==> trial 72: inputs <==
Design alu, start of the top module:
module alu #(
	parameter INST_W = 4,
	parameter INT_W  = 6,
	parameter FRAC_W = 10,
	parameter DATA_W = INT_W + FRAC_W
)(
	input                      i_clk,
	input                      i_rst_n,
	input                      i_in_valid,
	output                     o_busy,
	input         [INST_W-1:0] i_inst,
	input  signed [DATA_W-1:0] i_data_a,
	input  signed [DATA_W-1:0] i_data_b,
	output                     o_out_valid,
	output        [DATA_W-1:0] o_data
);
clock: 10.3 ns
lec_check: 0
abc_area: 1
cap_margin: 10
cell_pad_in_sites_detail_placement: 1
cell_pad_in_sites_global_placement: 2
core_aspect_ratio: 1.45
core_margin: 10
core_utilization: 65
cts_cluster_diameter: 128
gpl_routability_driven: 1
gpl_timing_driven: 1
hold_slack_margin: 0.02
min_routing_layer: met1
setup_slack_margin: 2.29
slew_margin: 0
run.sh (not shown) runs the stock make flow with config.mk's settings and CLKGATE_MAP_FILE=.
==> inputs of build 6, as changes to trial 72 <==
- CAP_MARGIN: 10 -> 20
- CELL_PAD_IN_SITES_DETAIL_PLACEMENT: 1 -> unset
- CELL_PAD_IN_SITES_GLOBAL_PLACEMENT: 2 -> unset
- CORE_ASPECT_RATIO: 1.45 -> unset
- CORE_MARGIN: 10 -> 2
- CORE_UTILIZATION: 65 -> 72
- CTS_CLUSTER_DIAMETER: 128 -> 400
- GPL_ROUTABILITY_DRIVEN: 1 -> unset
- GPL_TIMING_DRIVEN: 1 -> unset
- HOLD_SLACK_MARGIN: 0.02 -> unset
- MIN_ROUTING_LAYER: met1 -> unset
- SETUP_SLACK_MARGIN: 2.29 -> unset
- SLEW_MARGIN: 0 -> 20
==> flow/constraint.sdc (replaced) <==
create_clock -name core_clock -period 3.44 [get_ports {i_clk}]
set_input_delay 0.6880 -clock core_clock [delete_from_list [all_inputs] [get_ports {i_clk}]]
set_output_delay 0.6880 -clock core_clock [all_outputs]
set_load 0.01 [all_outputs]
==> inputs of build 31, as changes to trial 72 <==
- ABC_AREA: 1 -> unset
- CAP_MARGIN: 10 -> 15
- CELL_PAD_IN_SITES_DETAIL_PLACEMENT: 1 -> unset
- CELL_PAD_IN_SITES_GLOBAL_PLACEMENT: 2 -> unset
- CORE_ASPECT_RATIO: 1.45 -> unset
- CORE_MARGIN: 10 -> 2
- CORE_UTILIZATION: 65 -> 71
- CTS_CLUSTER_DIAMETER: 128 -> unset
- CTS_CLUSTER_SIZE: unset -> 37
- GPL_ROUTABILITY_DRIVEN: 1 -> unset
- GPL_TIMING_DRIVEN: 1 -> unset
- HOLD_SLACK_MARGIN: 0.02 -> unset
- MIN_ROUTING_LAYER: met1 -> unset
- SETUP_SLACK_MARGIN: 2.29 -> unset
- SLEW_MARGIN: 0 -> 20
==> flow/constraint.sdc (replaced) <==
create_clock -name core_clock -period 6.75 [get_ports {i_clk}]
set_input_delay 1.3500 -clock core_clock [delete_from_list [all_inputs] [get_ports {i_clk}]]
set_output_delay 1.3500 -clock core_clock [all_outputs]
set_load 0.01 [all_outputs]
==> qor summary <==
item	trial 72	build 6	build 31
Top-area cell type share of the netlist area	0.2301	0.2301	0.2452
CTS hold repair buffers	-	1	0
Placed wire-length estimate	-	224900 um	199100 um
H-Tree Depth	-	3	3
Clock tree root buffer cell	-	sky130_fd_sc_hd__clkbuf_16	sky130_fd_sc_hd__clkbuf_16
Simple-gate portion of the synthesized area	0.1977	0.1977	0.1616
Synthesized cell area	0.07515 mm2	0.07515 mm2	0.07053 mm2
Post-synthesis mux area share	0.0005495	0.0005495	0.01068
Cts repair resizes	-	704	53
Count of input and output buffers	-	56	56
Max clock buf depth	-	3	3
Overall die height	429.4 um	327.1 um	319.2 um
Floorplan net count	11440	11440	9596
Die outline width	302.4 um	327.1 um	319.2 um
Number of cell rows	150	118	115
Worst Setup Slack post-DPL	-	-4013 ps	-1119 ps
Top Ports	-	57	57
Xor and xnor fraction of the mapped netlist area	0.03611	0.03611	0.05558
Number of setup buffers added after CTS	-	197	22
Avg Inst Size Synth	7.530 um2	7.530 um2	8.668 um2
Cells after Synth	9980	9980	8137
Result of the run	stopped before the end	stopped before the end	failed layout checks
Last stage reached	global placement without I/O	global routing	-
Layout check failures	-	-	negative setup slack
Cts bufs inserted	-	78	75
Cells after DPL	-	12730	9983
Area of the synthesized netlist per yosys stat	0.07515 mm2	0.07515 mm2	0.07053 mm2
Adder-cell area share of the yosys netlist	0.2901	0.2901	0.3091
CTS Sinks	-	694	694

==> run a <==
alu again, from the RTL that the note above started with.
Settings: LEC_CHECK=0, CAP_MARGIN=15, CORE_MARGIN=2, CORE_UTILIZATION=71, SETUP_SLACK_MARGIN=1.95, SLEW_MARGIN=20; clock period 6.69 ns.
==> run b: changes against run a <==
CAP_MARGIN = 20   (was 15)
CORE_UTILIZATION = 67   (was 71)
SETUP_SLACK_MARGIN = default   (was 1.95)
==> flow/constraint.sdc (replaced) <==
create_clock -name core_clock -period 3.44 [get_ports {i_clk}]
set_input_delay 0.6880 -clock core_clock [delete_from_list [all_inputs] [get_ports {i_clk}]]
set_output_delay 0.6880 -clock core_clock [all_outputs]
set_load 0.01 [all_outputs]
==> results <==
| quantity | run a | run b |
|---|---|---|
| Initial core utilization | 71.66% | 67.29% |
| Die Height | 319.2 um | 328.5 um |
| Chip Width | 319.2 um | 328.5 um |
| Routability cong. | 1.095 | 1.131 |
| Post-CTS sizing | 198 | 738 |
| Hpwl dp | 202200 um | 212700 um |
| Run status | complete, but fails checks | did not finish |
| Last stage reached | - | global routing (5_1_grt) |
| Reasons for failing layout checks | setup timing | - |
| Area of placed instances | 78910 um^2 | 83490 um^2 |
| Number of hold-repair buffers added at the cts stage | 0 | 1 |
| Number of buffers inserted by post-CTS setup repair | 48 | 244 |
| Total die size | 101900 um^2 | 107900 um^2 |
| DP Worst Slack | -851.9 ps | -4782 ps |
| Floorplan row count | 115 | 119 |
